==> job 3304: inputs <==
==> flow/design.v (excerpt) <==
module softmax_4 (
    input wire clk,
    input wire reset,
    input wire start,
    input wire [15:0] in0, in1, in2, in3,     
    output reg [7:0] out0, out1, out2, out3, 
    output reg done
);
Settings: LEC_CHECK=0, ABC_AREA=1, CAP_MARGIN=25, CELL_PAD_IN_SITES_GLOBAL_PLACEMENT=1, CORE_ASPECT_RATIO=1.99, CORE_MARGIN=8, CORE_UTILIZATION=28, GPL_TIMING_DRIVEN=0, MAX_ROUTING_LAYER=met4, MIN_ROUTING_LAYER=met2, PLACE_DENSITY_LB_ADDON=0.24, SLEW_MARGIN=5, TNS_END_PERCENT=60; clock period 97.2 ns.
run.sh (not shown) runs the stock make flow with config.mk's settings and CLKGATE_MAP_FILE=.
==> inputs of job 1462, as changes to job 3304 <==
- CAP_MARGIN: 25 -> 20
- CELL_PAD_IN_SITES_GLOBAL_PLACEMENT: 1 -> unset
- CORE_ASPECT_RATIO: 1.99 -> unset
- CORE_MARGIN: 8 -> 2
- CORE_UTILIZATION: 28 -> 72
- CTS_CLUSTER_SIZE: unset -> 98
- GPL_TIMING_DRIVEN: 0 -> unset
- MAX_ROUTING_LAYER: met4 -> unset
- MIN_ROUTING_LAYER: met2 -> unset
- PLACE_DENSITY_LB_ADDON: 0.24 -> unset
- SLEW_MARGIN: 5 -> 20
- TNS_END_PERCENT: 60 -> unset
==> flow/constraint.sdc (replaced) <==
create_clock -name core_clock -period 56.0 [get_ports {clk}]
set_input_delay 11.2000 -clock core_clock [delete_from_list [all_inputs] [get_ports {clk}]]
set_output_delay 11.2000 -clock core_clock [all_outputs]
set_load 0.01 [all_outputs]
==> inputs of job 834, as changes to job 3304 <==
- ABC_AREA: 1 -> unset
- CORE_ASPECT_RATIO: 1.99 -> 1.8
- CORE_MARGIN: 8 -> 2
- CORE_UTILIZATION: 28 -> 64
- GPL_TIMING_DRIVEN: 0 -> 1
- MIN_ROUTING_LAYER: met2 -> met1
- PLACE_DENSITY_LB_ADDON: 0.24 -> unset
- TNS_END_PERCENT: 60 -> unset
==> flow/constraint.sdc (replaced) <==
create_clock -name core_clock -period 56.9 [get_ports {clk}]
set_input_delay 11.3800 -clock core_clock [delete_from_list [all_inputs] [get_ports {clk}]]
set_output_delay 11.3800 -clock core_clock [all_outputs]
set_load 0.01 [all_outputs]
==> inputs of job 7352, as changes to job 3304 <==
- ABC_AREA: 1 -> unset
- CAP_MARGIN: 25 -> 20
- CELL_PAD_IN_SITES_GLOBAL_PLACEMENT: 1 -> unset
- CORE_ASPECT_RATIO: 1.99 -> unset
- CORE_MARGIN: 8 -> 2
- CORE_UTILIZATION: 28 -> 57
- GPL_TIMING_DRIVEN: 0 -> unset
- MAX_ROUTING_LAYER: met4 -> unset
- MIN_ROUTING_LAYER: met2 -> unset
- PLACE_DENSITY_LB_ADDON: 0.24 -> unset
- SLEW_MARGIN: 5 -> 20
- TNS_END_PERCENT: 60 -> unset
==> flow/constraint.sdc (replaced) <==
create_clock -name core_clock -period 49.1 [get_ports {clk}]
set_input_delay 9.8200 -clock core_clock [delete_from_list [all_inputs] [get_ports {clk}]]
set_output_delay 9.8200 -clock core_clock [all_outputs]
set_load 0.01 [all_outputs]
==> results <==
Job 3304 ran to the end with no violations. Job 7352 reached the layout checks and failed them: setup timing. Job 1462 died in global routing (5_1_grt). Job 834 completed with no timing, DRC or antenna violations. Sequential share of layout area: job 7352 < job 834 < job 3304. The highest via count belongs to job 3304, the lowest to job 834. Of job 3304 and job 834, job 834 has the higher cell area (gap 5.7%, measured against job 834). The lowest non-clock buffer count belongs to job 3304, the highest to job 7352.


==> trial 16: inputs <==
Starting RTL as in the previous note.
Settings: LEC_CHECK=0, CAP_MARGIN=30, CELL_PAD_IN_SITES_DETAIL_PLACEMENT=2, CORE_MARGIN=2, CORE_UTILIZATION=40, CTS_CLUSTER_DIAMETER=390, MAX_ROUTING_LAYER=met4, PLACE_DENSITY=0.48, SLEW_MARGIN=20; clock period 49.7 ns.
==> trial 52: changes against trial 16 <==
ABC_AREA = 1   (was unset)
CAP_MARGIN = 20   (was 30)
CELL_PAD_IN_SITES_DETAIL_PLACEMENT = unset   (was 2)
CORE_UTILIZATION = 57   (was 40)
CTS_CLUSTER_DIAMETER = unset   (was 390)
HOLD_SLACK_MARGIN = -0.1   (was unset)
MAX_ROUTING_LAYER = unset   (was met4)
PLACE_DENSITY = unset   (was 0.48)
==> flow/constraint.sdc (replaced) <==
create_clock -name core_clock -period 45.7 [get_ports {clk}]
set_input_delay 9.1400 -clock core_clock [delete_from_list [all_inputs] [get_ports {clk}]]
set_output_delay 9.1400 -clock core_clock [all_outputs]
set_load 0.01 [all_outputs]
==> build 82: changes against trial 16 <==
CAP_MARGIN = 20   (was 30)
CELL_PAD_IN_SITES_DETAIL_PLACEMENT = unset   (was 2)
CORE_UTILIZATION = 58   (was 40)
CTS_CLUSTER_DIAMETER = unset   (was 390)
MAX_ROUTING_LAYER = unset   (was met4)
PLACE_DENSITY = unset   (was 0.48)
==> flow/constraint.sdc (replaced) <==
create_clock -name core_clock -period 56.0 [get_ports {clk}]
set_input_delay 11.2000 -clock core_clock [delete_from_list [all_inputs] [get_ports {clk}]]
set_output_delay 11.2000 -clock core_clock [all_outputs]
set_load 0.01 [all_outputs]
==> notes <==
Trial 16 ended with an error in 3_5_place_dp (DPL-0033). Build 82 went through all stages and came out clean. Trial 52 did not get past 5_1_grt (ODB-0269). In trial 16 the synthesized cell count is smaller than in trial 52, by 15%. In trial 16 the die size is larger than in build 82, by 45%. Area after synthesis is the same in build 82 and trial 16.
==> figures <==
                                                                                   trial 52                    build 82                   trial 16
Area reported by Yosys stat                                                      100000 µm²                   98500 µm²                  98500 µm²
Dominant cell by count in the synthesized netlist                  sky130_fd_sc_hd__nand2_1       sky130_fd_sc_hd__ha_1      sky130_fd_sc_hd__ha_1
Std cell rows                                                                           153                         151                        182
TritonCTS Buffers                                                                        17                          17                          -
HPWL reported at the end of detailed placement                                    267000 µm                   265000 µm                          -
Post-synthesis instance area                                                     100000 µm²                   98500 µm²                  98500 µm²
Simple Share, Synth                                                                   0.226                       0.183                      0.183
Post-cts resize count                                                                   576                         131                          -
Count of cell types in the netlist                                                       90                         123                        123
CTS root buffer                                                  sky130_fd_sc_hd__clkbuf_16  sky130_fd_sc_hd__clkbuf_16                          -
Yosys aoi share                                                                       0.130                       0.198                      0.198
Clock sink count                                                                        133                         133                          -
Chip Width                                                                           424 µm                      416 µm                     500 µm
Last weighted congestion value of the routability-driven placer                       0.997                        1.02                      0.964
Starting utilization of the core area                                                 0.575                       0.583                      0.401
Syn_nets                                                                              17.2k                       15.0k                      15.0k
Synth Area in Adders                                                                  0.397                       0.404                      0.404
Outcome                                                           aborted with a tool error  no timing/DRC/antenna violations  aborted with a tool error
Stage where the flow stopped                                                        5_1_grt                           -               3_5_place_dp
Placeable core area                                                              174000 µm²                  169000 µm²                 245000 µm²
Number of levels the H-tree was split into                                                4                           4                          -
Number of instances in the synthesized netlist                                        14.5k                       12.3k                      12.3k
